<file path="design/flow/run.sh">
#!/bin/bash
# the make line also repeats each setting of config.mk as NAME=value (left out here)
make -C /OpenROAD-flow-scripts/flow DESIGN_CONFIG=/design/flow/config.mk WORK_HOME=/design/flow/orfs CLKGATE_MAP_FILE= finish
</file>
<file path="design/flow/config.mk">
export PLATFORM = sky130hd
export DESIGN_NAME = MIPS
export DESIGN_NICKNAME = MIPS
export VERILOG_FILES = /design/flow/design.v
export SDC_FILE = /design/flow/constraint.sdc
export NUM_CORES = 4
export LEC_CHECK = 0
export CAP_MARGIN = 20
export CORE_MARGIN = 2
export CORE_UTILIZATION = 68
export CTS_CLUSTER_DIAMETER = 229
export CTS_CLUSTER_SIZE = 50
export MAX_ROUTING_LAYER = met4
export PLACE_DENSITY = 0.66
export SETUP_SLACK_MARGIN = -0.42
export SLEW_MARGIN = 20
</file>
<file path="design/flow/constraint.sdc">
create_clock -name core_clock -period 5.75 [get_ports {clk}]
set_input_delay 1.1500 -clock core_clock [delete_from_list [all_inputs] [get_ports {clk}]]
set_output_delay 1.1500 -clock core_clock [all_outputs]
set_load 0.01 [all_outputs]
</file>
<file path="design/flow/design.v">
`timescale 1ns/1ns
module MIPS(input clk, rst,
	output [31:0] imem_addr, input [31:0] imem_data,
	output [31:0] dmem_addr, output [31:0] dmem_wdata, output dmem_we, input [31:0] dmem_rdata);
	wire Is_SV, MemtoReg, Reg_Write, Mem_Read, Mem_Write ,  Branch, ALUsrc, ld;
	wire [1:0] regDst, writeDst, Jump;
	wire [2:0] ALUOp;
	wire [3:0] ALUOperation;
	wire [5:0] func, opcode;
	Data_path DP(clk , rst  , MemtoReg , Reg_Write , Mem_Read, Mem_Write , Branch , ALUsrc ,  ld , regDst ,   writeDst , Jump , ALUOperation, func, opcode,
		imem_addr, imem_data, dmem_addr, dmem_wdata, dmem_we, dmem_rdata);
	controller CU(opcode , MemtoReg , Reg_Write , Mem_Read ,Mem_Write ,  Branch , ALUsrc , ld , regDst ,  writeDst , Jump , ALUOp);
	ALU_control ALU_CU(func , ALUOp , ALUOperation);
endmodule
`timescale 1ns/1ns
module Data_path (input clk , reset , MemtoReg , Reg_Write , Mem_Read, Mem_Write  , Branch , ALUsrc ,  ld ,input [1:0] regDst ,   writeDst , Jump , input[3:0] ALUOperation, output [5:0]func, opcode,
  output [31:0] imem_addr, input [31:0] imem_data, output [31:0] dmem_addr, output [31:0] dmem_wdata, output dmem_we, input [31:0] dmem_rdata);
  wire [31:0] adrToPC, PC_out, PC_inc_out, Extend_data, instruction, WritetoReg_data,
  high_out, low_out, write_data, Read_data1, Read_data2, Operand_data2, branch_data
  , Mem_read_value , shifted_ext , adr_inc_out , concated;
  wire [63:0] ALU_result;
  wire Zero;
  wire [4:0] write_reg;
  wire [27:0] shifted_inst;
  PC CUT_PC(clk , reset, adrToPC , PC_out);
  PC_inc CUT_PCinc(PC_out, PC_inc_out);
  Sign_extend CUT_SE(instruction[15:0] , Extend_data);
  assign imem_addr = PC_out;
  assign instruction = imem_data;
  Mux4to1_32bit CUT_mux4_32( WritetoReg_data , PC_inc_out, high_out , low_out , writeDst , write_data);
  Mux3to1_5bit CUT_mux3_5( instruction[20:16] , instruction[15:11], 5'b11111, regDst , write_reg);
  Register_file CUT_RF(clk , reset ,  instruction[25:21] , instruction[20:16] , write_reg , write_data , Reg_Write , Read_data1 ,Read_data2);
  Mux2to1_32bit CUT_mux2_32( Read_data2 ,Extend_data , ALUsrc , Operand_data2);
  Shl2_32 CUT_shl2(Extend_data , shifted_ext);
  address_inc CUT_inc_adr( PC_inc_out, shifted_ext , adr_inc_out);
  assign can_branch = Zero & Branch;
  Mux2to1_32bit CUT3_mux2_32( PC_inc_out , adr_inc_out ,can_branch , branch_data);
  Shl2_26 CUT2_shl2( instruction[25:0] , shifted_inst);
  assign concated = {PC_inc_out[31:28], shifted_inst};
  Mux3to1_32bit CUT2_mux3_32( branch_data , concated, Read_data1 , Jump, adrToPC);
  ALU_32bit CUT_ALU(Read_data1, Operand_data2 , ALUOperation , ALU_result, Zero);
  REG32 High(reset, clk, ld, ALU_result[63:32], high_out);
  REG32 Low(reset, clk, ld, ALU_result[31:0], low_out);
  assign dmem_addr = ALU_result[31:0];
  assign dmem_wdata = Read_data2;
  assign dmem_we = Mem_Write;
  assign Mem_read_value = dmem_rdata;
  Mux2to1_32bit CUT2_mux2_32( ALU_result[31:0] , Mem_read_value ,MemtoReg , WritetoReg_data);
  assign func = instruction[5:0];
  assign opcode = instruction[31:26];
 endmodule
module controller (input [5:0] opcode , output reg MemtoReg , Reg_Write , Mem_Read , Mem_Write ,  Branch , ALUsrc , ld ,output reg [1:0] regDst ,  writeDst , Jump , output reg  [2:0] ALUOp);
	parameter [5:0] R_TYPE = 6'b000000;
	parameter [5:0] ADD_IMEDIATE = 6'b000001;  
	parameter [5:0] SLT_IMEDIATE = 6'b000010;  
	parameter [5:0] LOAD_WORD = 6'b000011;  
	parameter [5:0] SAVE_WORD = 6'b000100;  
	parameter [5:0] BRANCH_EQUAL = 6'b000101;  
	parameter [5:0] JUMP = 6'b000110;  
	parameter [5:0] JUMP_REG = 6'b000111;  
	parameter [5:0] JUMP_AND_LINK = 6'b001000;  
	always @ (*)
	begin 
		{MemtoReg , Reg_Write , Mem_Read , Branch , ALUsrc , ld, regDst , writeDst , Mem_Write ,  Jump , ALUOp} = 16'b0;
		Mem_Write = 1'b0;
		case (opcode)
		R_TYPE: begin  
			{regDst, Reg_Write, ALUsrc, MemtoReg, writeDst, Jump} = 9'b011000000;
			ALUOp = 3'b101;
		end
		ADD_IMEDIATE: begin  
			{regDst, Reg_Write, ALUsrc, MemtoReg, writeDst, Jump} = 9'b001100000;
			ALUOp = 3'b000;
		end
		SLT_IMEDIATE: begin  
			{regDst, Reg_Write, ALUsrc, MemtoReg, writeDst, Jump} = 9'b001100000;
			ALUOp = 3'b011;
		end	
		LOAD_WORD: begin  
			{regDst, MemtoReg, Reg_Write, Mem_Read, ALUsrc, writeDst, Jump} = 10'b0011110000;
			ALUOp = 3'b000;
			end	
		SAVE_WORD:begin  
			{ALUsrc, Mem_Write ,Jump} = 4'b1100;
			ALUOp = 3'b000;
			end
		BRANCH_EQUAL:begin  
			{Branch, Jump} = 3'b100;
			ALUOp = 3'b001;
		end
		JUMP:begin  
			{Jump} = 2'b01;
			end	
		JUMP_AND_LINK:begin  
			{Reg_Write, regDst, writeDst, Jump} = 7'b1100101;
			end
		JUMP_REG:begin  
			{Jump} = 2'b10;
			end		
		endcase
	end
endmodule 
module ALU_control(input [5:0] func , input [2:0] ALUop , output reg [3:0] ALUoperation);  
always @ (*)
	begin 
	  ALUoperation = 4'b0000;
	  case(ALUop)
	    0: ALUoperation = 4'b0000;  
	    1: ALUoperation = 4'b0111;  
	    2: ALUoperation = 4'b1000;  
	    3: ALUoperation = 4'b0110;  
	    4: ALUoperation = 4'b0010;  
	    5: case(func)
	         0: ALUoperation = 4'b0000;  
	         1: ALUoperation = 4'b0001;  
	         2: ALUoperation = 4'b0011;  
	         3: ALUoperation = 4'b0100;  
	         4: ALUoperation = 4'b0101;  
	         5: ALUoperation = 4'b0110;  
	         default: ALUoperation = 4'b0000;
	         endcase
	    default: ALUoperation = 4'b0000;
	     endcase
  end
endmodule
module ALU_32bit( input [31:0] In1 ,In2 , input [3:0] ALU_Sel ,output [63:0] Out, output Zero);
  reg [63:0] ALU_Result;
  reg temp_zero;
  always @(*)
  begin
      ALU_Result = 64'b0;
      temp_zero = 1'b0;
      case(ALU_Sel)
      4'b0000:  
       ALU_Result = In1 + In2; 
      4'b0001:  
       ALU_Result = In1 - In2;
      4'b0011:  
       ALU_Result = In1 & In2;
      4'b0100:  
       ALU_Result = In1 | In2;
      4'b0101:  
       ALU_Result = In1 ^ In2;
      4'b0110:  
       ALU_Result = ( In1 < In2 ) ? 32'd1 : 32'd0;
      4'b0111:  
       temp_zero = ( In1 == In2 ) ? 1'd1 : 1'd0  ;
      4'b1000:  
       temp_zero =  ( In1 == In2 ) ? 1'd0 : 1'd1;
        default: ALU_Result = 64'b0 ; 
      endcase
  end
  assign Out = ALU_Result;
  assign Zero = temp_zero;
endmodule
`timescale 1ns/1ns
module Register_file ( input clk, reset , input [4:0] Read_reg1 , Read_reg2 , write_reg ,  input [31:0] write_data , input reg_write ,output [31:0] Read_data1 ,Read_data2 );
	reg [31:0] Reg_data [0:31];
 	wire [31:0] test;
	assign test = Reg_data[9];
	integer i;
	assign Read_data1 = Reg_data[Read_reg1];
	assign Read_data2 = Reg_data[Read_reg2];
	always @ (posedge clk)
	begin 
		if ( reset )
			begin
				for ( i=0 ; i < 32 ; i = i+1)
					Reg_data [i] <= 0;
			end
		else 
			begin 
				if ( reg_write )
					if ( write_reg != 5'b0 )
						Reg_data[write_reg] <= write_data;
					else
					  Reg_data[write_reg] <= Reg_data[write_reg];
			end
	end
endmodule
`timescale 1ns/1ns
module REG32(input rst, clk, ld, input [31:0]data, output reg [31:0]out);
  always @(posedge clk) begin
      if(rst) out<=32'b0;
      else if(ld==1) out<=data;
      else out<=out;
  end
endmodule
`timescale 1ns/1ns
module PC(input clk , reset,  input [31:0] PC , 	output reg [31:0] PC_out);
	always @(posedge clk) begin
		if (reset)
			PC_out <=32'b0;
		else 
			PC_out <= PC;
	end
endmodule
module PC_inc ( input [31:0] PC , output [31:0] PC_inc_out);
	assign PC_inc_out = PC + 4;
endmodule
module address_inc( input [31:0] In1 , In2 , output [31:0] adr_inc_out);
	assign adr_inc_out = In1 + In2;
endmodule	
module Mux2to1_32bit( input [31:0] In1 , In2 ,input Sel , output [31:0]Out);
	assign Out = (Sel == 1'b0) ? In1 : 
	             (Sel == 1'b1) ? In2 : 32'bx;
endmodule
module Mux3to1_5bit( input [4:0] In1 , In2, In3 , input [1:0]Sel , output [4:0]Out);
	assign Out = (Sel == 2'b00) ? In1 : 
	             (Sel == 2'b01) ? In2 : 
	             (Sel == 2'b10) ? In3 : 5'bx;
endmodule
module Mux3to1_32bit( input [31:0] In1 , In2, In3 , input [1:0]Sel , output [31:0]Out);
	assign Out = (Sel == 2'b00) ? In1 : 
	             (Sel == 2'b01) ? In2 : 
	             (Sel == 2'b10) ? In3 : 32'bx;
endmodule
module Mux4to1_32bit( input [31:0] In1 , In2, In3 , In4 , input [1:0]Sel , output [31:0]Out);
	assign Out = (Sel == 2'b00) ? In1 : 
	             (Sel == 2'b01) ? In2 : 
	             (Sel == 2'b10) ? In3 : 
	             (Sel == 2'b11) ? In4 : 32'bx;
endmodule
module Sign_extend ( input [15:0] In , output reg [31:0] Out);
	integer i;
	always @ (*)
	begin 
		for ( i=16 ; i<32 ; i = i+1 )
		begin 
			Out [i] = In[15];
			Out [i-16] = In[i-16];
		end
	end
endmodule
module Shl2_32(input [31:0] In , 	output [31:0] Out);
    assign Out = {In[29:0], 2'b00};
endmodule
module Shl2_26(input [25:0] In , 	output [27:0] Out);
    assign Out = {In, 2'b00};
endmodule
</file>
==> impl_metrics.yaml, run 1 <==
# implementation run metrics
logic_synthesis:
  fa_ha_area_frac: 0.02602
  ys.flop_type: "edfxtp_1"
  top_area_cell: "edfxtp_1"
  ys_sh_mux: 0.2353
  yosysWarnings: 8
  synth_seq_share: 0.5067
  topCellsByArea: "edfxtp_1 50%, mux4_2 20%, nor2_1 6.9%, mux2i_1 2.7%, ha_1 2.5%"
  aoi_share: 0.07573
  ys_sh_simple: 0.1111
  ys_chip_area_um2: 61940
  ys_cells: 4894
  most_common_cell: "nor2_1"
  numSynthFlops: 1056
  netlist.area_leader.share: 0.4964
  common_cells: "1141 x nor2_1, 1024 x edfxtp_1, 548 x mux4_2"
  synth_cell_type_count: 97
  synth-edff-count: 1024
  ys_sh_xor: 0.008766
  avgSynthCellArea_um2: 12.66
  netlist_instances: 4894
  synthArstFlopShare: 0
  topCombFamilyByArea: "multiplexers"
  synthesis.area_um2: 61940
floorplan:
  fp_util: 0.6871
  core_area_um2: 90150
  die_h_um: 305.8
  io_pins: 163
  chipArea_um2: 93530
  dieWidth_um: 305.8
  rows: 110
place:
  gp_congestion: 1.065
  portBuffers: 162
  dpl.hpwl_um: 181300
clocking:
  cts_root_buffer: "clkbuf_16"
  h-tree-depth: 1
  cts.sinks: 1056
  clock_path_buffers: 3
  hold_buffers: 0
  cts_buffers: 25
grt:
  grt_remaining_overflow: 264
  grt_usage: 0.8471
outcome:
  firstError: "[ERROR GRT-0232] Routing congestion too high. Check the congestion heatmap in the GUI."
  outcome: "aborted with a tool error"
  lastStage: "global routing (5_1_grt)"
==> metrics by stage <==
stage	cells	instance area, um2	setup WS, ps	utilization
CTS	6899	75670	-1078	0.8394
detailed placement	6739	72230	-1783	0.8013
global placement	6739	72230	-1830	0.8013
floorplan	4925	62790	-700.1	-
==> timing repair <==
action / in CTS
cloned: 20
buffers inserted: 108
setup endpoints to repair: 103
pin swaps: 100
gates resized: 405
==> metal layers <==
layer | track usage | overflow
met1 | 0.8255 | 24
met2 | 0.9521 | 95
met3 | 0.7518 | 35
met4 | 0.8267 | 110
met5 | - | -
==> inputs of run 2 (changes only) <==
- CORE_UTILIZATION: 68 -> 40
- CTS_CLUSTER_DIAMETER: 229 -> 316
- CTS_CLUSTER_SIZE: 50 -> default
- GPL_TIMING_DRIVEN: default -> 0
- MAX_ROUTING_LAYER: met4 -> default
- PLACE_DENSITY: 0.66 -> default
- SETUP_SLACK_MARGIN: -0.42 -> default
- clock period: 5.75 -> 10.5 ns (I/O delays scaled with it)
==> run 2 against run 1 <==
The layout now fails its checks (setup timing); area after synthesis stayed put; die size is 69% higher; synthesized cell count stayed put.
==> impl_metrics.yaml, run 2 <==
# synthesis and place-and-route metrics
outcome:
  outcome: "complete, but fails checks"
  check.faults: "setup timing"
final_timing:
  fin_skew_ps: 68.50
  slew_headroom: 0.1246
  fin_tns_setup_ps: -18.47
  post-route-period-util: 1.001
  fmax_mhz: 95.15
  slew_viol_final: 0
  worstMarginPinSlew_ps: 1313
  setup_viol: 2
  fin_crit_ps: 10510
  finalHoldViolations: 0
  worst_slack_ps: -10.19
routing:
  vias: 50466
  top_layer: "met5"
  wl_met3_um: 47110
  drc: 0
  routed_wl_um: 300800
  wl_met2_um: 130900
  avgRoutedWirePerCell_um: 40.68
  postRouteAntennaNets: 0
  drt_iter0_drc: 8040
  via_per_inst: 6.824
  first_pass_iters: 9
  drt-met1-wl_um: 96690
place:
  gp_congestion: 1.038
  dpl.hpwl_um: 213300
  portBuffers: 154
logic_synthesis:
  ys_chip_area_um2: 61940
  synthesis.area_um2: 61940
  ys_sh_simple: 0.1111
  ys.flop_type: "edfxtp_1"
  avgSynthCellArea_um2: 12.66
  yosysWarnings: 8
  topCellsByArea: "edfxtp_1 50%, mux4_2 20%, nor2_1 6.9%, mux2i_1 2.7%, ha_1 2.5%"
  topCombFamilyByArea: "multiplexers"
  ys_sh_xor: 0.008766
  synthArstFlopShare: 0
  ys_sh_mux: 0.2353
  aoi_share: 0.07573
  top_area_cell: "edfxtp_1"
  ys_cells: 4894
  fa_ha_area_frac: 0.02602
  most_common_cell: "nor2_1"
  common_cells: "1141 x nor2_1, 1024 x edfxtp_1, 548 x mux4_2"
  synth_cell_type_count: 97
  numSynthFlops: 1056
  netlist.area_leader.share: 0.4964
  synth_seq_share: 0.5067
  netlist_instances: 4894
  synth-edff-count: 1024
pwr:
  p_sw_frac: 0.3552
  pwr-share-seq: 0.375
  p_comb_w: 0.00390
  p_seq_w: 0.00484
  p_clk_w: 0.00416
  power_density_nw_per_um2: 177.5
  combPwrFrac: 0.303
  p_leak_nw: 26.44
  p_int_w: 0.008319
  peakVddDrop_v: 0.0001430
  power_leader: "registers"
  clock_power_share: 0.322
  p_sw_w: 0.004583
  total_power_w: 0.01290
grt:
  grt_pass1_wl_um: 401300
  grt_pass1_vias: 48715
  grt_usage: 0.3757
  grt_start_max_net_pins: 24
  grt_remaining_overflow: 0
  antenna_found_initial: 9
worst_setup_path:
  cp_slowest_stage_delay_ps: 930
  path_class: "in -> out"
  crit_buf_inv: 5
  arrival_ps: 8410
  timing.rr.end: "DP.CUT_RF.Reg_data[24][13]$_SDFFCE_PN0P_"
  required_ps: 8400
  cp_slowest_cell: "clkbuf_1"
  cp-start-kind: "primary input"
  rr_worst_depth: 22
  ff2ff_setup_slack_ps: 3200
  r2r-start: "DP.CUT_RF.Reg_data[30][8]$_SDFFCE_PN0P_"
  endpoint_kind: "output port"
  cp.depth: 19
  crit_end: "dmem_addr[0]"
  crit_chain: "clkdlybuf4s50_1 -> clkbuf_2 -> clkbuf_1 -> mux4_2 -> mux2_2 -> o21ai_1 -> ha_1 -> clkbuf_1 -> o21bai_1 -> a21oi_1 -> o21bai_1 -> a21oi_1 -> nor2_1 -> nor2_1 -> nor2_1 -> nor4b_1 -> a21oi_1 -> nor2_1 -> clkdlybuf4s50_1"
  critPathLaunch: "imem_data[19]"
  cp_max_fo: 10
  cpLargestDelayFamily: "buffers and inverters"
  cpMostUsedCell: "nor2_1"
floorplan:
  fp_util: 0.4026
  io_pins: 163
  rows: 144
  dieWidth_um: 397.5
  core_area_um2: 153900
  chipArea_um2: 158000
  die_h_um: 397.5
clocking:
  cts.sinks: 1056
  clock_path_buffers: 3
  path_clk_slew_ps: 60
  clk_latency_ps: 790
  cts_buffers: 106
  cts_tree: "done"
  h-tree-depth: 3
  hold_buffers: 0
  cts_root_buffer: "clkbuf_16"
hold_path:
  hold_class: "reg -> reg"
  hold_path_end: "DP.CUT_PC.PC_out[1]$_SDFFE_PP0N_"
  hold_depth: 2
  min-delay-start: "DP.CUT_PC.PC_out[1]$_SDFFE_PP0N_"
flow_run:
  warnings: 92
  maxCapViolations: 0
final_layout:
  fillers: 13766
  final_core_util: 0.4724
  layout.nets: 5445
  area_delta_synth_final_pct: 17.35
-- run 2: cell type report --
class	instances	area, um2	area share
flip-flops and latches	1056	31390	0.4318
multi-input cells	3320	29270	0.4026
plain buffers	421	2741	0.03771
clock buffers	116	2711	0.03730
repair buffers	226	2569	0.03534
well taps	2044	2557	0.03518
clock inverters	80	965.9	0.01329
inverters	121	465.4	0.006403
diodes	11	27.53	0.0003787
-- run 2: layer usage --
metal,up-vias,track usage
li1,19309,-
met1,25290,0.4332
met2,4635,0.5657
met3,1210,0.1615
met4,22,0.2538
met5,-,0.01483
-- run 2: metrics by stage --
step / setup slack (ps) / hold WS (ps) / cell area, um2 / cells
final: -10.19 / 557.6 / 72690 / 7395
after global routing: -6.824 / 578.1 / 72670 / 7385
after CTS: -58.46 / 552.6 / 72340 / 7377
after detailed placement: -2560 / 544.5 / 67400 / 7168
after global placement: -3440 / 538.6 / 66160 / 7123
after floorplan: 1264 / 543.4 / 62060 / 4925
-- run 2: repair_timing --
action                     CTS  global route
gates resized              327            95
pin swaps                   13            10
buffers inserted            17             8
setup endpoints to repair  375            24
==> inputs of run 3 (changes only) <==
- ABC_AREA: default -> 0
- CORE_UTILIZATION: 40 -> 72
- CTS_CLUSTER_DIAMETER: 316 -> 244
- CTS_CLUSTER_SIZE: default -> 98
- GPL_TIMING_DRIVEN: 0 -> default
- PLACE_DENSITY: default -> 0.39
- TNS_END_PERCENT: default -> 15
- clock period: 10.5 -> 6.25 ns (I/O delays scaled with it)
==> run 3 against run 2 <==
The run now fails in global routing (5_1_grt); synthesized cell count unchanged; die size decreased by 44%; area after synthesis unchanged.
==> impl_metrics.yaml, run 3 <==
# implementation run metrics
logic_synthesis:
  fa_ha_area_frac: 0.02602
  synthesis.area_um2: 61940
  synth_cell_type_count: 97
  aoi_share: 0.07573
  ys_sh_xor: 0.008766
  avgSynthCellArea_um2: 12.66
  ys_chip_area_um2: 61940
  ys_cells: 4894
  netlist.area_leader.share: 0.4964
  common_cells: "1141 x nor2_1, 1024 x edfxtp_1, 548 x mux4_2"
  netlist_instances: 4894
  synth-edff-count: 1024
  synthArstFlopShare: 0
  yosysWarnings: 8
  ys_sh_simple: 0.1111
  ys_sh_mux: 0.2353
  numSynthFlops: 1056
  synth_seq_share: 0.5067
  topCellsByArea: "edfxtp_1 50%, mux4_2 20%, nor2_1 6.9%, mux2i_1 2.7%, ha_1 2.5%"
  top_area_cell: "edfxtp_1"
  ys.flop_type: "edfxtp_1"
  most_common_cell: "nor2_1"
  topCombFamilyByArea: "multiplexers"
floorplan:
  die_h_um: 297.3
  io_pins: 163
  rows: 107
  fp_util: 0.7275
  dieWidth_um: 297.3
  core_area_um2: 85150
  chipArea_um2: 88400
clocking:
  cts_buffers: 15
  h-tree-depth: 1
  clock_path_buffers: 3
  cts_root_buffer: "clkbuf_16"
  cts.sinks: 1056
  hold_buffers: 0
place:
  place_area_um2: 72110
  post-place-ws_ps: -1463
  dpl.hpwl_um: 183400
  portBuffers: 162
  gp_congestion: 1.109
grt:
  grt_remaining_overflow: 752
  grt_usage: 0.9215
outcome:
  firstError: "[ERROR GRT-0232] Routing congestion too high. Check the congestion heatmap in the GUI."
  outcome: "aborted with a tool error"
  lastStage: "global routing (5_1_grt)"
[run 3: per-layer routing]
layer  overflow  GRT usage
met4        265     0.9256
met1         93     0.9029
met5         30     0.7332
met3        127     0.8826
met2        237     0.9880
[run 3: repair_timing]
item                                   in CTS
pin swaps                                 122
gates resized                             461
cloned                                     22
endpoints found under the hold margin       0
setup endpoints to repair                 137
buffers inserted                          142
[run 3: through the flow]
step           total power, W  setup TNS (ps)  hold WS, ps  utilization  std cells
2_1_floorplan         0.01166           -8337        543.4            -       4925
3_3_place_gp          0.01500         -282080        549.2       0.8468       6690
3_5_place_dp          0.01524         -409860        549.8       0.8469       6691
4_1_cts               0.01830          -13090        577.6       0.8925       6875
==> inputs of run 4 (changes only) <==
- ABC_AREA: 0 -> default
- CTS_CLUSTER_DIAMETER: 244 -> 391
- CTS_CLUSTER_SIZE: 98 -> default
- PLACE_DENSITY: 0.39 -> 0.4
- TNS_END_PERCENT: 15 -> default
- clock period: 6.25 -> 5.31 ns (I/O delays scaled with it)
==> run 4 against run 3 <==
The run fails in clock tree synthesis (4_1_cts); synthesized cell count is the same; die size unchanged; area after synthesis is the same.
==> impl_metrics.yaml, run 4 <==
# implementation run metrics
logic_synthesis:
  synthesis.area_um2: 61940
  yosysWarnings: 8
  netlist_instances: 4894
  top_area_cell: "edfxtp_1"
  topCombFamilyByArea: "multiplexers"
  ys_cells: 4894
  common_cells: "1141 x nor2_1, 1024 x edfxtp_1, 548 x mux4_2"
  synth-edff-count: 1024
  ys.flop_type: "edfxtp_1"
  fa_ha_area_frac: 0.02602
  synth_seq_share: 0.5067
  synthArstFlopShare: 0
  ys_sh_xor: 0.008766
  netlist.area_leader.share: 0.4964
  synth_cell_type_count: 97
  ys_chip_area_um2: 61940
  ys_sh_mux: 0.2353
  topCellsByArea: "edfxtp_1 50%, mux4_2 20%, nor2_1 6.9%, mux2i_1 2.7%, ha_1 2.5%"
  most_common_cell: "nor2_1"
  ys_sh_simple: 0.1111
  aoi_share: 0.07573
  avgSynthCellArea_um2: 12.66
  numSynthFlops: 1056
floorplan:
  dieWidth_um: 297.3
  fp_util: 0.7275
  core_area_um2: 85150
  chipArea_um2: 88400
  rows: 107
  io_pins: 163
  die_h_um: 297.3
outcome:
  outcome: "aborted with a tool error"
  firstError: "[ERROR DPL-0033] detailed placement checks failed during check placement."
  lastStage: "clock tree synthesis (4_1_cts)"
place:
  gp_congestion: 1.056
  dp.cells: 6768
  dpl.hpwl_um: 196300
  portBuffers: 162
[run 4: metrics by stage]
stage	worst slack (ps)	cell area, um2
global placement	-1914	72780
detailed placement	-2047	72780
floorplan	-963.4	63170
==> inputs of run 5 (changes only) <==
- CORE_ASPECT_RATIO: default -> 0.5
- CORE_UTILIZATION: 72 -> 40
- CTS_CLUSTER_DIAMETER: 391 -> default
- MAX_ROUTING_LAYER: default -> met4
- PLACE_DENSITY: 0.4 -> default
- clock period: 5.31 -> 10.5 ns (I/O delays scaled with it)
==> run 5 against run 4 <==
The run now finishes clean; area after synthesis is the same; synthesized cell count is the same; die size grew 79%.
==> impl_metrics.yaml, run 5 <==
# synthesis and place-and-route metrics
clocking:
  clk_latency_ps: 780
  hold_buffers: 0
  cts_buffers: 102
  cts_tree: "done"
  path_clk_slew_ps: 70
  clock_path_buffers: 3
  cts.sinks: 1056
  h-tree-depth: 3
  cts_root_buffer: "clkbuf_16"
place:
  post-place-ws_ps: 173.1
  portBuffers: 162
  place_area_um2: 67510
  dpl.hpwl_um: 174300
  gp_congestion: 1.012
floorplan:
  rows: 102
  dieWidth_um: 560.5
  chipArea_um2: 158200
  io_pins: 163
  core_area_um2: 154300
  die_h_um: 282.3
  fp_util: 0.4015
worst_setup_path:
  cpLargestDelayFamily: "buffers and inverters"
  cp_slowest_cell: "mux4_2"
  path_class: "in -> out"
  crit_end: "dmem_addr[22]"
  required_ps: 8400
  rr_worst_depth: 21
  cp_slowest_stage_delay_ps: 560
  ff2ff_setup_slack_ps: 3700
  cp-start-kind: "primary input"
  endpoint_kind: "output port"
  crit_chain: "buf_8 -> buf_12 -> buf_12 -> mux4_2 -> mux4_2 -> mux2_2 -> o21ai_0 -> buf_4 -> ha_1 -> buf_4 -> or2_2 -> nor3_2 -> nand4_1 -> o21ai_0 -> o21ai_0 -> buf_4 -> a21oi_1 -> nor2_1 -> a2111o_1 -> clkdlybuf4s50_1"
  crit_buf_inv: 7
  cp_max_fo: 25
  cp.depth: 20
  arrival_ps: 8160
  r2r-start: "DP.CUT_RF.Reg_data[12][7]$_SDFFCE_PN0P_"
  timing.rr.end: "DP.CUT_RF.Reg_data[5][27]$_SDFFCE_PN0P_"
  critPathLaunch: "imem_data[16]"
routing:
  postRouteAntennaNets: 0
  routed_wl_um: 272500
  vias: 48207
  avgRoutedWirePerCell_um: 37.59
  first_pass_iters: 6
  drt_iter0_drc: 8203
  via_per_inst: 6.651
  drc: 0
final_timing:
  slew_viol_final: 0
  fin_crit_ps: 10260
  fin_tns_setup_ps: 0
  holdWs_ps: 591.4
  finalHoldViolations: 0
  post-route-period-util: 0.9768
  worst_slack_ps: 243.4
  rsz0062_at_grt: "false"
  slew_headroom: 0.2437
  fin_skew_ps: 77.41
  setup_viol: 0
  worstMarginPinSlew_ps: 1135
  fmax_mhz: 97.50
logic_synthesis:
  top_area_cell: "edfxtp_1"
  fa_ha_area_frac: 0.02602
  ys_sh_mux: 0.2353
  ys_sh_xor: 0.008766
  synthArstFlopShare: 0
  ys_chip_area_um2: 61940
  numSynthFlops: 1056
  netlist.area_leader.share: 0.4964
  ys_cells: 4894
  synth_seq_share: 0.5067
  aoi_share: 0.07573
  ys.flop_type: "edfxtp_1"
  ys_sh_simple: 0.1111
  synthesis.area_um2: 61940
  topCombFamilyByArea: "multiplexers"
  avgSynthCellArea_um2: 12.66
  netlist_instances: 4894
  topCellsByArea: "edfxtp_1 50%, mux4_2 20%, nor2_1 6.9%, mux2i_1 2.7%, ha_1 2.5%"
  yosysWarnings: 8
  synth_cell_type_count: 97
  most_common_cell: "nor2_1"
  common_cells: "1141 x nor2_1, 1024 x edfxtp_1, 548 x mux4_2"
  synth-edff-count: 1024
grt:
  grt_usage: 0.3513
  antenna_found_initial: 12
  grt_start_max_net_pins: 65
  grt_pass1_wl_um: 374700
  grt_pass1_vias: 47283
  grt_remaining_overflow: 0
pwr:
  combPwrFrac: 0.296
  power_density_nw_per_um2: 173.3
  peakVddDrop_v: 0.0001451
  power_leader: "registers"
  p_leak_nw: 25.73
  p_sw_frac: 0.3475
  clock_power_share: 0.310
  p_comb_w: 0.00363
  p_sw_w: 0.004269
  p_clk_w: 0.00381
  p_int_w: 0.008015
  p_seq_w: 0.00485
  pwr-share-seq: 0.394
final_layout:
  stdcell_area_um2: 70890
  area_delta_synth_final_pct: 14.44
  layout.nets: 5278
flow_run:
  maxCapViolations: 0
  warnings: 89
hold_path:
  hold_path_end: "DP.CUT_PC.PC_out[0]$_SDFFE_PP0N_"
  min-delay-start: "DP.CUT_PC.PC_out[0]$_SDFFE_PP0N_"
  hold_class: "reg -> reg"
  hold_depth: 2
outcome:
  outcome: "timing/DRC/antenna clean"
==> run 5: cell type report <==
type	instances	area [um2]
Fill cell	13782	83410
Sequential cell	1056	31390
Multi-Input combinational cell	3320	28750
Timing Repair Buffer	484	4365
Clock buffer	119	2638
Tap cell	2080	2603
Clock inverter	61	674.4
Inverter	121	454.2
Antenna cell	7	17.52
==> run 5: layer usage <==
metal	global-route usage	routed length (um)	vias to the layer above
met1	0.4739	103900	24623
met2	0.4922	114700	3889
met5	-	0	-
met3	0.1039	40270	755
met4	0.1503	13590	0
li1	-	-	18940
==> run 5: through the flow <==
step	utilization	instances	power, W
after global routing	0.4594	7248	0.01260
after global placement	0.4375	7059	0.008436
after detailed placement	0.4375	7059	0.008457
after floorplan	-	4925	0.006850
final	0.4594	7248	0.01228
after CTS	0.4590	7239	0.01219
==> run 5: repair_timing <==
action,4_1_cts,5_1_grt
setup endpoints to repair,0,7
resized,0,4
setup buffers,0,1
==> inputs of run 6 (changes only) <==
- CORE_ASPECT_RATIO: 0.5 -> default
- CORE_UTILIZATION: 40 -> 72
- CTS_CLUSTER_DIAMETER: default -> 28
- CTS_CLUSTER_SIZE: default -> 40
- GPL_TIMING_DRIVEN: default -> 1
- HOLD_SLACK_MARGIN: default -> -0.09
- MAX_ROUTING_LAYER: met4 -> default
- MIN_ROUTING_LAYER: default -> met1
- PLACE_DENSITY: default -> 0.35
- SETUP_SLACK_MARGIN: default -> 3.29
- TNS_END_PERCENT: default -> 90
- clock period: 10.5 -> 11.9 ns (I/O delays scaled with it)
==> run 6 against run 5 <==
The flow now stops in global routing (5_1_grt); synthesized cell count is the same; area after synthesis is the same; die size shrank 44%.
==> impl_metrics.yaml, run 6 <==
# implementation run metrics
outcome:
  outcome: "aborted with a tool error"
  lastStage: "global routing (5_1_grt)"
  firstError: "[ERROR GRT-0116] Global routing finished with congestion. Check the congestion regions in the DRC Viewer."
logic_synthesis:
  ys_sh_xor: 0.008766
  yosysWarnings: 8
  synth-edff-count: 1024
  ys_sh_simple: 0.1111
  avgSynthCellArea_um2: 12.66
  ys_chip_area_um2: 61940
  topCombFamilyByArea: "multiplexers"
  netlist_instances: 4894
  synth_seq_share: 0.5067
  most_common_cell: "nor2_1"
  netlist.area_leader.share: 0.4964
  ys_sh_mux: 0.2353
  numSynthFlops: 1056
  common_cells: "1141 x nor2_1, 1024 x edfxtp_1, 548 x mux4_2"
  fa_ha_area_frac: 0.02602
  synth_cell_type_count: 97
  top_area_cell: "edfxtp_1"
  topCellsByArea: "edfxtp_1 50%, mux4_2 20%, nor2_1 6.9%, mux2i_1 2.7%, ha_1 2.5%"
  ys.flop_type: "edfxtp_1"
  aoi_share: 0.07573
  synthesis.area_um2: 61940
  ys_cells: 4894
  synthArstFlopShare: 0
floorplan:
  fp_util: 0.7275
  die_h_um: 297.3
  rows: 107
  core_area_um2: 85150
  io_pins: 163
  dieWidth_um: 297.3
  chipArea_um2: 88400
clocking:
  cts_buffers: 195
  cts.sinks: 1056
  clock_path_buffers: 3
  cts_root_buffer: "clkbuf_16"
  h-tree-depth: 4
  hold_buffers: 0
place:
  dpl.hpwl_um: 158900
  portBuffers: 162
  gp_congestion: 1.057
  dp.cells: 5985
grt:
  grt_usage: 0.8866
  grt_remaining_overflow: 261
==> run 6: stage by stage <==
step	util	area, um2	setup slack (ps)
2_1_floorplan	-	62830	2987
3_5_place_dp	0.7684	65420	642.3
3_3_place_gp	0.7684	65420	676.7
4_1_cts	0.8958	76280	2623
==> run 6: routing by layer <==
layer | GRT usage | overflow
met2 | 0.9670 | 106
met1 | 0.8858 | 20
met4 | 0.8568 | 110
met5 | 0.6899 | 4
met3 | 0.8269 | 21
==> run 6: timing repair <==
item,in CTS
setup buffers,159
pin swaps,97
gates resized,492
gates cloned,37
setup endpoints to repair,198
endpoints found under the hold margin,0
==> inputs of run 7 (changes only) <==
- CORE_UTILIZATION: 72 -> 40
- CTS_CLUSTER_DIAMETER: 28 -> default
- CTS_CLUSTER_SIZE: 40 -> default
- GPL_TIMING_DRIVEN: 1 -> default
- HOLD_SLACK_MARGIN: -0.09 -> default
- MIN_ROUTING_LAYER: met1 -> default
- PLACE_DENSITY: 0.35 -> default
- SETUP_SLACK_MARGIN: 3.29 -> 0.67
- TNS_END_PERCENT: 90 -> default
- clock period: 11.9 -> 10.4 ns (I/O delays scaled with it)
==> run 7 against run 6 <==
The run now finishes clean; die size grew 79%; area after synthesis is the same; synthesized cell count is the same.
==> impl_metrics.yaml, run 7 <==
# synthesis and place-and-route metrics
hold_path:
  hold_depth: 2
  min-delay-start: "DP.CUT_PC.PC_out[0]$_SDFFE_PP0N_"
  hold_path_end: "DP.CUT_PC.PC_out[0]$_SDFFE_PP0N_"
  hold_class: "reg -> reg"
worst_setup_path:
  path_class: "in -> out"
  crit_buf_inv: 7
  rr_worst_depth: 22
  crit_end: "dmem_addr[23]"
  cp_max_fo: 18
  r2r-start: "DP.CUT_RF.Reg_data[15][17]$_SDFFCE_PN0P_"
  critPathLaunch: "imem_data[16]"
  cp-start-kind: "primary input"
  arrival_ps: 7570
  required_ps: 8320
  cp.depth: 20
  timing.rr.end: "DP.CUT_RF.Reg_data[30][23]$_SDFFCE_PN0P_"
  cpMostUsedCell: "buf_4"
  ff2ff_setup_slack_ps: 3700
  cpLargestDelayFamily: "buffers and inverters"
  endpoint_kind: "output port"
  cp_slowest_cell: "clkdlybuf4s50_1"
  cp_slowest_stage_delay_ps: 530
  crit_chain: "buf_16 -> buf_12 -> mux4_2 -> mux4_2 -> mux2_2 -> o21ai_1 -> ha_1 -> inv_1 -> o21bai_1 -> a21oi_1 -> buf_4 -> or3_1 -> o211ai_1 -> buf_4 -> or3_1 -> o21ai_0 -> buf_4 -> a221oi_1 -> o211ai_1 -> clkdlybuf4s50_1"
routing:
  vias: 47858
  avgRoutedWirePerCell_um: 36.26
  via_per_inst: 6.618
  drc: 0
  postRouteAntennaNets: 0
  drt_iter0_drc: 7771
  routed_wl_um: 262200
  first_pass_iters: 6
final_timing:
  slew_viol_final: 0
  fin_skew_ps: 49.39
  setup_viol: 0
  worstMarginPinSlew_ps: 1157
  post-route-period-util: 0.9279
  finalHoldViolations: 0
  fin_crit_ps: 9650
  fmax_mhz: 103.6
  fin_tns_setup_ps: 0
  rsz0062_at_grt: "false"
  slew_headroom: 0.2285
  holdWs_ps: 640.6
final_layout:
  area_delta_synth_final_pct: 15.34
  layout.nets: 5288
pwr:
  clock_power_share: 0.324
  p_seq_w: 0.00489
  power_density_nw_per_um2: 176.3
  p_clk_w: 0.00407
  p_comb_w: 0.00363
  power_leader: "registers"
  peakVddDrop_v: 0.0001609
  total_power_w: 0.01259
  combPwrFrac: 0.288
  pwr-share-seq: 0.388
  p_sw_frac: 0.3360
  p_int_w: 0.008363
  p_leak_nw: 26.04
  p_sw_w: 0.004231
logic_synthesis:
  netlist_instances: 4894
  synth_cell_type_count: 97
  common_cells: "1141 x nor2_1, 1024 x edfxtp_1, 548 x mux4_2"
  top_area_cell: "edfxtp_1"
  ys_sh_mux: 0.2353
  netlist.area_leader.share: 0.4964
  numSynthFlops: 1056
  ys_cells: 4894
  yosysWarnings: 8
  ys_sh_xor: 0.008766
  synthArstFlopShare: 0
  most_common_cell: "nor2_1"
  fa_ha_area_frac: 0.02602
  topCombFamilyByArea: "multiplexers"
  avgSynthCellArea_um2: 12.66
  ys_chip_area_um2: 61940
  synth_seq_share: 0.5067
  synthesis.area_um2: 61940
  aoi_share: 0.07573
  topCellsByArea: "edfxtp_1 50%, mux4_2 20%, nor2_1 6.9%, mux2i_1 2.7%, ha_1 2.5%"
  synth-edff-count: 1024
  ys.flop_type: "edfxtp_1"
  ys_sh_simple: 0.1111
place:
  gp_congestion: 1.029
  dpl.hpwl_um: 163500
  portBuffers: 162
clocking:
  cts_root_buffer: "clkbuf_16"
  clk_latency_ps: 760
  clock_path_buffers: 3
  cts_buffers: 109
  path_clk_slew_ps: 60
  cts.sinks: 1056
  cts_tree: "done"
  h-tree-depth: 3
floorplan:
  io_pins: 163
  fp_util: 0.4026
  chipArea_um2: 158000
  core_area_um2: 153900
  rows: 144
  dieWidth_um: 397.5
  die_h_um: 397.5
grt:
  antenna_found_initial: 10
  grt_pass1_vias: 46879
  grt_usage: 0.3271
  grt_remaining_overflow: 0
  grt_pass1_wl_um: 361000
  grt_start_max_net_pins: 74
flow_run:
  warnings: 89
  maxCapViolations: 0
outcome:
  outcome: "timing/DRC/antenna clean"
run 7: cell type report:
class / instances / area [um2]
fillers: 13710 / 82420
flip-flops and latches: 1056 / 31390
multi-input cells: 3320 / 28910
repair buffers: 487 / 4544
clock buffers: 131 / 2853
well taps: 2044 / 2557
clock inverters: 69 / 725.7
inverters: 121 / 457.9
diodes: 3 / 7.507
run 7: layer usage:
layer  GRT usage  up-vias  wire length, um
met2      0.5118     3811           119200
met4      0.1803        0            16480
met1      0.4141    24294            91320
met3     0.08625      805            35190
li1            -    18948                -
met5           0        -                0
run 7: what timing repair did:
| action | in CTS | in global routing |
|---|---|---|
| pin swaps | 2 | 2 |
| hold buffers | 0 | 0 |
| resized | 20 | 42 |
| endpoints found under the hold margin | 0 | 0 |
| gates cloned | 2 | 3 |
| buffers inserted | 0 | 7 |
| endpoints found under the setup margin | 13 | 17 |
run 7: through the flow:
step,cells,area (um2),util,setup WS (ps)
after CTS,7218,71140,0.4624,697.9
final,7231,71440,0.4643,749.6
after floorplan,4925,62060,-,1204
after global placement,7015,67400,0.4381,64.20
after global routing,7229,71440,0.4643,668.4
after detailed placement,7016,67410,0.4381,72.18
==> inputs of run 8 (changes only) <==
- ABC_AREA: default -> 1
- CAP_MARGIN: 20 -> 15
- CELL_PAD_IN_SITES_DETAIL_PLACEMENT: default -> 1
- CORE_ASPECT_RATIO: default -> 1.07
- CORE_UTILIZATION: 40 -> 63
- GPL_TIMING_DRIVEN: default -> 0
- HOLD_SLACK_MARGIN: default -> -0.0
- MAX_ROUTING_LAYER: default -> met5
- PLACE_DENSITY_LB_ADDON: default -> 0.14
- SETUP_SLACK_MARGIN: 0.67 -> default
- SLEW_MARGIN: 20 -> 30
- clock period: 10.4 -> 15.9 ns (I/O delays scaled with it)
==> run 8 against run 7 <==
The flow now stops in clock tree synthesis (4_1_cts); area after synthesis grew 7.4%; synthesized cell count grew 69%; die size decreased by 31%.
==> impl_metrics.yaml, run 8 <==
# implementation run metrics
outcome:
  outcome: "aborted with a tool error"
  lastStage: "clock tree synthesis (4_1_cts)"
  firstError: "[ERROR DPL-0033] detailed placement checks failed during check placement."
logic_synthesis:
  topCellsByArea: "edfxtp_1 46%, nor2_1 7.3%, nand2_1 7.3%, a21oi_1 7.2%, o21ai_0 6.8%"
  topCombFamilyByArea: "simple AND/OR/NAND/NOR gates"
  avgSynthCellArea_um2: 8.030
  synth-edff-count: 1024
  synth_cell_type_count: 70
  most_common_cell: "nor2_1"
  ys_sh_simple: 0.2099
  ys.flop_type: "edfxtp_1"
  synth_seq_share: 0.4717
  numSynthFlops: 1056
  fa_ha_area_frac: 0.02422
  yosysWarnings: 8
  netlist_instances: 8288
  ys_chip_area_um2: 66550
  ys_cells: 8288
  common_cells: "1300 x nor2_1, 1289 x nand2_1, 1024 x edfxtp_1"
  synthArstFlopShare: 0
  top_area_cell: "edfxtp_1"
  aoi_share: 0.2091
  ys_sh_mux: 0
  netlist.area_leader.share: 0.4621
  synthesis.area_um2: 66550
  ys_sh_xor: 0.005922
floorplan:
  chipArea_um2: 108300
  fp_util: 0.6341
  core_area_um2: 105000
  rows: 123
  io_pins: 163
  dieWidth_um: 318.2
  die_h_um: 340.2
place:
  dpl.hpwl_um: 397800
  portBuffers: 155
  gp_congestion: 1.440
  dp.cells: 9917
==> run 8: per-stage QoR <==
step,utilization,power (W),setup slack [ps],instance area [um2]
after detailed placement,0.6864,0.005844,1751,72040
after floorplan,-,0.004505,5581,66670
after global placement,0.6663,0.005567,913.9,69940
==> inputs of run 9 (changes only) <==
- CAP_MARGIN: 15 -> 20
- CELL_PAD_IN_SITES_DETAIL_PLACEMENT: 1 -> default
- CORE_ASPECT_RATIO: 1.07 -> default
- CORE_UTILIZATION: 63 -> 72
- CTS_CLUSTER_DIAMETER: default -> 391
- GPL_TIMING_DRIVEN: 0 -> default
- HOLD_SLACK_MARGIN: -0.0 -> default
- MAX_ROUTING_LAYER: met5 -> default
- PLACE_DENSITY: default -> 0.4
- PLACE_DENSITY_LB_ADDON: 0.14 -> default
- SLEW_MARGIN: 30 -> 20
- TNS_END_PERCENT: default -> 10
- clock period: 15.9 -> 4.19 ns (I/O delays scaled with it)
==> run 9 against run 8 <==
The flow stops in global routing (5_1_grt); synthesized cell count stayed put; area after synthesis unchanged; die size decreased by 12%.
==> impl_metrics.yaml, run 9 <==
# implementation run metrics
logic_synthesis:
  ys_cells: 8288
  ys_sh_simple: 0.2099
  common_cells: "1300 x nor2_1, 1289 x nand2_1, 1024 x edfxtp_1"
  most_common_cell: "nor2_1"
  ys.flop_type: "edfxtp_1"
  synthArstFlopShare: 0
  numSynthFlops: 1056
  synthesis.area_um2: 66550
  yosysWarnings: 8
  synth_seq_share: 0.4717
  ys_sh_mux: 0
  fa_ha_area_frac: 0.02422
  netlist_instances: 8288
  synth-edff-count: 1024
  topCombFamilyByArea: "simple AND/OR/NAND/NOR gates"
  top_area_cell: "edfxtp_1"
  netlist.area_leader.share: 0.4621
  ys_chip_area_um2: 66550
  synth_cell_type_count: 70
  aoi_share: 0.2091
  topCellsByArea: "edfxtp_1 46%, nor2_1 7.3%, nand2_1 7.3%, a21oi_1 7.2%, o21ai_0 6.8%"
  avgSynthCellArea_um2: 8.030
  ys_sh_xor: 0.005922
place:
  place_area_um2: 79010
  dp.cells: 10135
  portBuffers: 162
  gp_congestion: 1.218
  dpl.hpwl_um: 207200
grt:
  grt_usage: 1.021
  grt_remaining_overflow: 4880
floorplan:
  core_area_um2: 91660
  io_pins: 163
  rows: 111
  fp_util: 0.7260
  chipArea_um2: 94880
  die_h_um: 308.0
  dieWidth_um: 308.0
outcome:
  firstError: "[ERROR GRT-0116] Global routing finished with congestion. Check the congestion regions in the DRC Viewer."
  lastStage: "global routing (5_1_grt)"
  outcome: "aborted with a tool error"
clocking:
  clock_path_buffers: 3
  cts_root_buffer: "clkbuf_16"
  cts.sinks: 1056
  h-tree-depth: 3
  cts_buffers: 106
==> run 9: per-layer routing <==
layer / GRT overflow / GRT usage
met1: 495 / 0.9697
met2: 2678 / 1.128
met3: 378 / 0.9383
met4: 1272 / 1.084
met5: 57 / 0.8574
==> run 9: repair_timing <==
item / 4_1_cts
hold buffers: 0
setup buffers: 189
pin swaps: 322
gates cloned: 61
gates resized: 1058
endpoints found under the setup margin: 1025
==> run 9: per-stage QoR <==
stage	setup WS (ps)	total power [W]
2_1_floorplan	-714.2	0.01726
3_3_place_gp	-1829	0.02188
3_5_place_dp	-1843	0.02212
4_1_cts	-860.1	0.03287
==> inputs of run 10 (changes only) <==
- ABC_AREA: 1 -> default
- CORE_UTILIZATION: 72 -> 17
- CTS_CLUSTER_DIAMETER: 391 -> default
- PLACE_DENSITY: 0.4 -> default
- TNS_END_PERCENT: 10 -> default
- clock period: 4.19 -> 12.3 ns (I/O delays scaled with it)
==> run 10 against run 9 <==
Now clean on timing, DRC and antenna; die size grew to 3.9 times the previous value; synthesized cell count shrank 41%; area after synthesis is 6.9% lower.
==> impl_metrics.yaml, run 10 <==
# synthesis and place-and-route metrics
final_timing:
  worstMarginPinSlew_ps: 1265
  fin_crit_ps: 11880
  fin_skew_ps: 33.09
  holdWs_ps: 630.4
  fmax_mhz: 84.18
  fin_tns_setup_ps: 0
  slew_headroom: 0.1550
  setup_viol: 0
  post-route-period-util: 0.9658
  finalHoldViolations: 0
  rsz0062_at_grt: "false"
  worst_slack_ps: 420.3
  slew_viol_final: 0
worst_setup_path:
  endpoint_kind: "output port"
  cpLargestDelayFamily: "buffers and inverters"
  cp_slowest_stage_delay_ps: 650
  ff2ff_setup_slack_ps: 4990
  timing.rr.end: "DP.CUT_RF.Reg_data[27][28]$_SDFFCE_PN0P_"
  cp_slowest_cell: "clkdlybuf4s50_1"
  required_ps: 9840
  critPathLaunch: "imem_data[16]"
  crit_buf_inv: 4
  path_class: "in -> out"
  cp_max_fo: 37
  cp-start-kind: "primary input"
  crit_chain: "buf_8 -> buf_4 -> mux4_2 -> mux4_2 -> mux2_2 -> o21ai_0 -> ha_1 -> nor2_1 -> nand3_1 -> nor4_1 -> o211ai_1 -> o21ai_0 -> buf_4 -> nand2_1 -> a31oi_1 -> a21oi_1 -> o21ai_0 -> clkdlybuf4s50_1"
  crit_end: "dmem_addr[29]"
  cpMostUsedCell: "o21ai_0"
  rr_worst_depth: 16
  r2r-start: "DP.CUT_RF.Reg_data[31][7]$_SDFFCE_PN0P_"
  arrival_ps: 9420
  cp.depth: 18
logic_synthesis:
  synthArstFlopShare: 0
  netlist_instances: 4894
  synth_seq_share: 0.5067
  yosysWarnings: 8
  common_cells: "1141 x nor2_1, 1024 x edfxtp_1, 548 x mux4_2"
  ys_cells: 4894
  synthesis.area_um2: 61940
  synth-edff-count: 1024
  topCellsByArea: "edfxtp_1 50%, mux4_2 20%, nor2_1 6.9%, mux2i_1 2.7%, ha_1 2.5%"
  ys_sh_mux: 0.2353
  netlist.area_leader.share: 0.4964
  numSynthFlops: 1056
  top_area_cell: "edfxtp_1"
  ys_sh_simple: 0.1111
  most_common_cell: "nor2_1"
  synth_cell_type_count: 97
  fa_ha_area_frac: 0.02602
  aoi_share: 0.07573
  ys.flop_type: "edfxtp_1"
  ys_chip_area_um2: 61940
  topCombFamilyByArea: "multiplexers"
  ys_sh_xor: 0.008766
  avgSynthCellArea_um2: 12.66
flow_run:
  warnings: 89
  maxCapViolations: 0
routing:
  postRouteAntennaNets: 0
  first_pass_iters: 8
  avgRoutedWirePerCell_um: 26.79
  vias: 47154
  routed_wl_um: 263800
  via_per_inst: 4.789
  drt_iter0_drc: 7030
  drc: 0
floorplan:
  fp_util: 0.1709
  io_pins: 163
  dieWidth_um: 607.6
  chipArea_um2: 369200
  die_h_um: 607.6
  core_area_um2: 362500
  rows: 221
pwr:
  p_comb_w: 0.00288
  p_seq_w: 0.00414
  clock_power_share: 0.316
  peakVddDrop_v: 0.0001364
  power_leader: "registers"
  p_int_w: 0.006788
  p_leak_nw: 25.10
  power_density_nw_per_um2: 140.2
  combPwrFrac: 0.281
  pwr-share-seq: 0.403
  p_sw_w: 0.003479
  p_clk_w: 0.00325
  p_sw_frac: 0.3389
clocking:
  cts.sinks: 1056
  postCtsSetupRepairBufs: 0
  cts_tree: "done"
  clk_latency_ps: 740
  h-tree-depth: 3
  hold_buffers: 0
  cts-resized-gates: 0
  cts_buffers: 107
  path_clk_slew_ps: 60
  clock_path_buffers: 3
  cts_root_buffer: "clkbuf_16"
hold_path:
  hold_path_end: "DP.CUT_PC.PC_out[1]$_SDFFE_PP0N_"
  min-delay-start: "DP.CUT_PC.PC_out[1]$_SDFFE_PP0N_"
  hold_depth: 2
  hold_class: "reg -> reg"
outcome:
  outcome: "timing/DRC/antenna clean"
place:
  portBuffers: 162
  post-place-ws_ps: 552.9
  dp.cells: 9646
  gp_congestion: 0.9248
  dpl.hpwl_um: 169900
final_layout:
  fillers: 38606
  seqCellArea_um2: 31390
  area_delta_synth_final_pct: 18.19
  layout.nets: 5154
  fin_cells: 9846
  logic_area_um2: 28790
grt:
  antenna_found_initial: 13
  grt_pass1_wl_um: 363800
  grt_start_max_net_pins: 87
  grt_pass1_vias: 46876
  grt_remaining_overflow: 0
  grt_usage: 0.1373
## run 10: per-stage QoR
| step | utilization | total power [W] | cell area (um2) |
|---|---|---|---|
| after floorplan | - | 0.005848 | 62060 |
| after global placement | 0.1926 | 0.006989 | 69810 |
| after detailed placement | 0.1926 | 0.007010 | 69830 |
| after CTS | 0.2019 | 0.01020 | 73180 |
| after global routing | 0.2019 | 0.01053 | 73210 |
| final | 0.2020 | 0.01027 | 73210 |
## run 10: area by class of cell
type,count,area share
multi-input cells,3320,0.3932
clock buffers,133,0.03820
diodes,4,0.0001367
clock inverters,63,0.007537
inverters,121,0.006204
repair buffers,355,0.04406
well taps,4794,0.08193
flip-flops and latches,1056,0.4287
## run 10: layer usage
layer,global-route usage,wire (um)
met1,0.1622,91060
met2,0.2245,122500
met3,0.03719,32890
met4,0.07794,17250
met5,0,100
==> inputs of run 11 (changes only) <==
- CELL_PAD_IN_SITES_GLOBAL_PLACEMENT: default -> 2
- CORE_ASPECT_RATIO: default -> 1.16
- CORE_UTILIZATION: 17 -> 37
- GPL_ROUTABILITY_DRIVEN: default -> 0
- GPL_TIMING_DRIVEN: default -> 1
- PLACE_DENSITY_LB_ADDON: default -> 0.02
- SLEW_MARGIN: 20 -> 5
- TNS_END_PERCENT: default -> 55
- clock period: 12.3 -> 11.1 ns (I/O delays scaled with it)
==> run 11 against run 10 <==
Still clean on timing, DRC and antenna; clock power is 19% higher; die size is 54% lower; sequential share of layout area grew 1.3 points; synthesized cell count unchanged; clock skew fell by 8.0 ps; global-route usage up 19 points; critical path depth is 4 higher; cell count is 25% lower; largest power group unchanged; sequential power increased by 11%.
==> impl_metrics.yaml, run 11 <==
# synthesis and place-and-route metrics
outcome:
  outcome: "timing/DRC/antenna clean"
final_layout:
  layout.nets: 5242
  area_delta_synth_final_pct: 14.71
  seqCellArea_um2: 31390
  logic_area_um2: 28820
  fillers: 15433
final_timing:
  setup_viol: 0
  slew_viol_final: 0
  fmax_mhz: 92.25
  finalHoldViolations: 0
  rsz0062_at_grt: "false"
  fin_tns_setup_ps: 0
  fin_skew_ps: 25.12
  slew_headroom: 0.1885
  worstMarginPinSlew_ps: 1206
  fin_crit_ps: 10840
  post-route-period-util: 0.9765
clocking:
  postCtsSetupRepairBufs: 0
  clock_path_buffers: 3
  cts-resized-gates: 0
  path_clk_slew_ps: 70
  cts_root_buffer: "clkbuf_16"
  cts_buffers: 117
  hold_buffers: 0
  cts.sinks: 1056
  cts_tree: "done"
  h-tree-depth: 3
  clk_latency_ps: 770
floorplan:
  core_area_um2: 166200
  fp_util: 0.3727
  dieWidth_um: 383.9
  rows: 161
  chipArea_um2: 170700
  io_pins: 163
  die_h_um: 444.7
pwr:
  clock_power_share: 0.327
  p_clk_w: 0.00387
  p_leak_nw: 25.75
  combPwrFrac: 0.285
  power_leader: "registers"
  p_seq_w: 0.00458
  p_comb_w: 0.00337
  peakVddDrop_v: 0.0001345
  total_power_w: 0.01183
  pwr-share-seq: 0.388
  p_sw_frac: 0.3446
  power_density_nw_per_um2: 166.4
  p_int_w: 0.007750
  p_sw_w: 0.004075
hold_path:
  min-delay-start: "DP.CUT_PC.PC_out[1]$_SDFFE_PP0N_"
  hold_depth: 2
  hold_class: "reg -> reg"
  hold_path_end: "DP.CUT_PC.PC_out[1]$_SDFFE_PP0N_"
worst_setup_path:
  cp_slowest_cell: "o31ai_1"
  required_ps: 8880
  endpoint_kind: "output port"
  cp_max_fo: 33
  cp_slowest_stage_delay_ps: 630
  cp.depth: 22
  crit_buf_inv: 7
  crit_chain: "buf_8 -> buf_12 -> mux4_2 -> mux4_2 -> mux2_2 -> nor2_1 -> or2_2 -> ha_1 -> buf_4 -> inv_1 -> a21oi_1 -> o31ai_1 -> a311oi_1 -> o21ai_0 -> a211oi_1 -> buf_4 -> o21ai_0 -> buf_4 -> o21ai_0 -> o221a_2 -> a31oi_1 -> clkdlybuf4s50_1"
  path_class: "in -> out"
  cp-start-kind: "primary input"
  crit_end: "dmem_addr[31]"
  rr_worst_depth: 20
  critPathLaunch: "imem_data[16]"
  ff2ff_setup_slack_ps: 4170
  cpLargestDelayFamily: "AND-OR/OR-AND gates"
  arrival_ps: 8620
  r2r-start: "DP.CUT_RF.Reg_data[23][9]$_SDFFCE_PN0P_"
  timing.rr.end: "DP.CUT_RF.Reg_data[5][27]$_SDFFCE_PN0P_"
grt:
  antenna_found_initial: 18
  grt_pass1_vias: 45740
  grt_usage: 0.3319
  grt_start_max_net_pins: 60
  grt_remaining_overflow: 0
  grt_pass1_wl_um: 388700
logic_synthesis:
  ys_cells: 4894
  synth_seq_share: 0.5067
  common_cells: "1141 x nor2_1, 1024 x edfxtp_1, 548 x mux4_2"
  netlist_instances: 4894
  topCellsByArea: "edfxtp_1 50%, mux4_2 20%, nor2_1 6.9%, mux2i_1 2.7%, ha_1 2.5%"
  most_common_cell: "nor2_1"
  fa_ha_area_frac: 0.02602
  ys_sh_xor: 0.008766
  synthArstFlopShare: 0
  aoi_share: 0.07573
  synthesis.area_um2: 61940
  netlist.area_leader.share: 0.4964
  ys_sh_mux: 0.2353
  ys_sh_simple: 0.1111
  numSynthFlops: 1056
  ys_chip_area_um2: 61940
  top_area_cell: "edfxtp_1"
  synth_cell_type_count: 97
  avgSynthCellArea_um2: 12.66
  synth-edff-count: 1024
  yosysWarnings: 8
  ys.flop_type: "edfxtp_1"
  topCombFamilyByArea: "multiplexers"
place:
  dpl.hpwl_um: 182100
  portBuffers: 162
routing:
  drt_iter0_drc: 5897
  avgRoutedWirePerCell_um: 38.75
  drc: 0
  routed_wl_um: 284900
  postRouteAntennaNets: 0
  vias: 46355
  via_per_inst: 6.305
  first_pass_iters: 6
flow_run:
  maxCapViolations: 0
  warnings: 88
## run 11: metal layers
layer	vias to the layer above	track usage	routed length [um]
met3	516	0.05633	24830
met1	24480	0.4417	111500
li1	18880	-	-
met5	-	0	41
met4	6	0.1222	11740
met2	2473	0.5444	136800
## run 11: cell type report
class | count | share of cell area
timing repair buffer | 433 | 0.05619
inverter | 121 | 0.006392
multi-input combinational | 3320 | 0.4056
clock buffer | 150 | 0.04354
tap | 2200 | 0.03874
sequential | 1056 | 0.4418
clock inverter | 66 | 0.007554
antenna | 6 | 0.0002113
## run 11: through the flow
step | instance area, um2 | hold WS (ps) | instances | setup slack (ps) | utilization
detailed placement | 67390 | 604.8 | 7129 | 342.0 | 0.4055
global placement | 67330 | 601.4 | 7126 | 328.8 | 0.4051
CTS | 71020 | 614.1 | 7345 | 330.9 | 0.4274
global route | 71050 | 663.0 | 7347 | 132.0 | 0.4275
floorplan | 62060 | 543.4 | 4925 | 1624 | -
finish | 71060 | 625.8 | 7352 | 260.4 | 0.4276
==> inputs of run 12 (changes only) <==
- ABC_AREA: default -> 1
- CELL_PAD_IN_SITES_GLOBAL_PLACEMENT: 2 -> default
- CORE_ASPECT_RATIO: 1.16 -> 1.44
- CORE_UTILIZATION: 37 -> 34
- GPL_ROUTABILITY_DRIVEN: 0 -> 1
- GPL_TIMING_DRIVEN: 1 -> 0
- HOLD_SLACK_MARGIN: default -> -0.03
- MIN_ROUTING_LAYER: default -> met1
- PLACE_DENSITY_LB_ADDON: 0.02 -> 0.01
- SLEW_MARGIN: 5 -> 20
- TNS_END_PERCENT: 55 -> 90
- clock period: 11.1 -> 14.4 ns (I/O delays scaled with it)
==> run 12 against run 11 <==
The run now fails in global routing (5_1_grt); die size is 17% higher; synthesized cell count is 69% higher; area after synthesis is 7.4% higher.
==> impl_metrics.yaml, run 12 <==
# implementation run metrics
logic_synthesis:
  synth_cell_type_count: 70
  ys_sh_mux: 0
  synthArstFlopShare: 0
  netlist_instances: 8288
  netlist.area_leader.share: 0.4621
  ys_sh_simple: 0.2099
  ys_cells: 8288
  ys_chip_area_um2: 66550
  aoi_share: 0.2091
  topCombFamilyByArea: "simple AND/OR/NAND/NOR gates"
  fa_ha_area_frac: 0.02422
  topCellsByArea: "edfxtp_1 46%, nor2_1 7.3%, nand2_1 7.3%, a21oi_1 7.2%, o21ai_0 6.8%"
  ys_sh_xor: 0.005922
  synthesis.area_um2: 66550
  top_area_cell: "edfxtp_1"
  common_cells: "1300 x nor2_1, 1289 x nand2_1, 1024 x edfxtp_1"
  yosysWarnings: 8
  ys.flop_type: "edfxtp_1"
  avgSynthCellArea_um2: 8.030
  numSynthFlops: 1056
  most_common_cell: "nor2_1"
  synth_seq_share: 0.4717
  synth-edff-count: 1024
floorplan:
  chipArea_um2: 199400
  rows: 194
  io_pins: 163
  core_area_um2: 194200
  fp_util: 0.3427
  dieWidth_um: 372.7
  die_h_um: 534.9
clocking:
  cts_root_buffer: "clkbuf_16"
  h-tree-depth: 3
  cts_buffers: 116
  postCtsSetupRepairBufs: 0
  cts.sinks: 1056
  hold_buffers: 0
  clock_path_buffers: 3
  cts-resized-gates: 0
grt:
  grt_usage: 0.7741
  grt_remaining_overflow: 2662
outcome:
  firstError: "[ERROR GRT-0116] Global routing finished with congestion. Check the congestion regions in the DRC Viewer."
  lastStage: "global routing (5_1_grt)"
  outcome: "aborted with a tool error"
place:
  post-place-ws_ps: 221.1
  dpl.hpwl_um: 495900
  place_area_um2: 77090
  gp_congestion: 1.254
  portBuffers: 155
## run 12: stage by stage
| stage | hold slack (ps) | instances |
|---|---|---|
| floorplan | 502.2 | 8319 |
| global placement | 493.8 | 11022 |
| detailed placement | 488.8 | 11235 |
| CTS | 500.7 | 11453 |
## run 12: per-layer routing
layer | overflow | track usage
met3 | 68 | 0.6298
met1 | 66 | 0.7592
met2 | 1592 | 0.9356
met5 | 6 | 0.3735
met4 | 930 | 0.7912
==> inputs of run 13 (changes only) <==
- ABC_AREA: 1 -> default
- CORE_ASPECT_RATIO: 1.44 -> default
- CORE_MARGIN: 2 -> 5
- CORE_UTILIZATION: 34 -> 40
- CTS_CLUSTER_DIAMETER: default -> 54
- GPL_ROUTABILITY_DRIVEN: 1 -> default
- HOLD_SLACK_MARGIN: -0.03 -> default
- MIN_ROUTING_LAYER: met1 -> default
- PLACE_DENSITY_LB_ADDON: 0.01 -> default
- SLEW_MARGIN: 20 -> 25
- TNS_END_PERCENT: 90 -> default
- clock period: 14.4 -> 10.5 ns (I/O delays scaled with it)
==> run 13 against run 12 <==
Now fails the layout checks on setup timing; synthesized cell count fell by 41%; area after synthesis is 6.9% lower; die size is 18% lower.
==> impl_metrics.yaml, run 13 <==
# synthesis and place-and-route metrics
hold_path:
  hold_class: "reg -> reg"
  hold_path_end: "DP.CUT_PC.PC_out[1]$_SDFFE_PP0N_"
  hold_depth: 2
logic_synthesis:
  topCombFamilyByArea: "multiplexers"
  synth-edff-count: 1024
  synthesis.area_um2: 61940
  ys_sh_mux: 0.2353
  yosysWarnings: 8
  topCellsByArea: "edfxtp_1 50%, mux4_2 20%, nor2_1 6.9%, mux2i_1 2.7%, ha_1 2.5%"
  synth_seq_share: 0.5067
  common_cells: "1141 x nor2_1, 1024 x edfxtp_1, 548 x mux4_2"
  synthArstFlopShare: 0
  most_common_cell: "nor2_1"
  numSynthFlops: 1056
  ys_sh_simple: 0.1111
  aoi_share: 0.07573
  fa_ha_area_frac: 0.02602
  ys.flop_type: "edfxtp_1"
  netlist_instances: 4894
  netlist.area_leader.share: 0.4964
  ys_chip_area_um2: 61940
  ys_sh_xor: 0.008766
  top_area_cell: "edfxtp_1"
  avgSynthCellArea_um2: 12.66
  ys_cells: 4894
  synth_cell_type_count: 97
worst_setup_path:
  endpoint_kind: "output port"
  timing.rr.end: "DP.CUT_RF.Reg_data[3][21]$_SDFFCE_PN0P_"
  path_class: "in -> out"
  arrival_ps: 8400
  cp_slowest_stage_delay_ps: 590
  critPathLaunch: "imem_data[24]"
  required_ps: 8400
  cpLargestDelayFamily: "buffers and inverters"
  cp.depth: 19
  crit_end: "dmem_addr[27]"
  rr_worst_depth: 21
  crit_buf_inv: 8
  crit_chain: "clkdlybuf4s50_1 -> clkbuf_2 -> clkbuf_2 -> buf_2 -> mux4_2 -> mux2_2 -> ha_2 -> clkinvlp_4 -> a21oi_2 -> buf_4 -> o32ai_1 -> o21ai_1 -> nor4b_4 -> o31ai_4 -> buf_12 -> a31o_1 -> a221o_1 -> a221o_1 -> dlygate4sd2_1"
  cp-start-kind: "primary input"
  cp_max_fo: 10
final_timing:
  fin_skew_ps: 56.53
  setup_viol: 1
  worst_slack_ps: -1.967
  finalHoldViolations: 0
  fmax_mhz: 95.22
  fin_crit_ps: 10500
  slew_viol_final: 0
  slew_headroom: 0.1754
  post-route-period-util: 1.000
  rsz0062_at_grt: "true"
pwr:
  p_leak_nw: 26.46
  p_clk_w: 0.00411
  pwr-share-seq: 0.376
  power_leader: "registers"
  power_density_nw_per_um2: 176.9
  clock_power_share: 0.320
  p_int_w: 0.008262
  p_sw_w: 0.004598
  peakVddDrop_v: 0.0001399
  combPwrFrac: 0.304
  p_sw_frac: 0.3575
final_layout:
  fillers: 13744
  fin_cells: 7408
  layout.nets: 5451
  seqCellArea_um2: 31390
  logic_area_um2: 29350
  stdcell_area_um2: 72700
  area_delta_synth_final_pct: 17.37
clocking:
  clock_path_buffers: 3
  cts.sinks: 1056
  cts_root_buffer: "clkbuf_16"
  h-tree-depth: 3
  cts_buffers: 110
  cts_tree: "done"
grt:
  grt_usage: 0.3632
  grt_pass1_vias: 49100
  grt_remaining_overflow: 0
  grt_start_max_net_pins: 26
  grt_pass1_wl_um: 404100
floorplan:
  chipArea_um2: 162800
  die_h_um: 403.5
  core_area_um2: 154000
  rows: 144
  dieWidth_um: 403.5
  fp_util: 0.4021
  io_pins: 163
routing:
  routed_wl_um: 303800
  drt_iter0_drc: 8864
  avgRoutedWirePerCell_um: 41.01
  vias: 51030
  postRouteAntennaNets: 0
  drc: 0
place:
  place_area_um2: 67610
  gp_congestion: 1.015
  dpl.hpwl_um: 212800
  dp.cells: 7169
  portBuffers: 154
outcome:
  outcome: "complete, but fails checks"
  check.faults: "setup timing"
flow_run:
  maxCapViolations: 0
[run 13: cell type report]
type / instances / area share
inverters: 121 / 0.006350
repair buffers: 228 / 0.03759
plain buffers: 421 / 0.03473
multi-input cells: 3320 / 0.4037
flip-flops and latches: 1056 / 0.4317
clock buffers: 124 / 0.03858
diodes: 9 / 0.0003098
well taps: 2044 / 0.03518
clock inverters: 85 / 0.01184
[run 13: through the flow]
step / power, W / hold slack, ps / setup WS [ps] / TNS (ps) / util
final: 0.01286 / 588.7 / -1.967 / -1.967 / 0.4720
after floorplan: 0.006850 / 543.4 / 1264 / 0 / -
after global routing: 0.01308 / 635.9 / -45.31 / -45.92 / 0.4718
after detailed placement: 0.008432 / 553.2 / -2482 / -452620 / 0.4389
after CTS: 0.01254 / 563.1 / -87.46 / -164.2 / 0.4691
after global placement: 0.008383 / 533.7 / -3118 / -1131200 / 0.4295
[run 13: routing by layer]
layer | share of wire | vias to the layer above | track usage
li1 | - | 19333 | -
met1 | 0.32 | 25391 | 0.4271
met2 | 0.42 | 4852 | 0.5344
met3 | 0.16 | 1436 | 0.1523
met4 | 0.096 | 18 | 0.2608
met5 | 0.0012 | - | 0.01517
[run 13: timing repair]
action / 4_1_cts / 5_1_grt
buffers inserted: 15 / 12
hold buffers: 0 / 0
pin swaps: 11 / 10
resized: 265 / 104
setup endpoints to repair: 260 / 22
cloned: 0 / 0
No activity file was given, so power comes from the tool's default toggle rates.
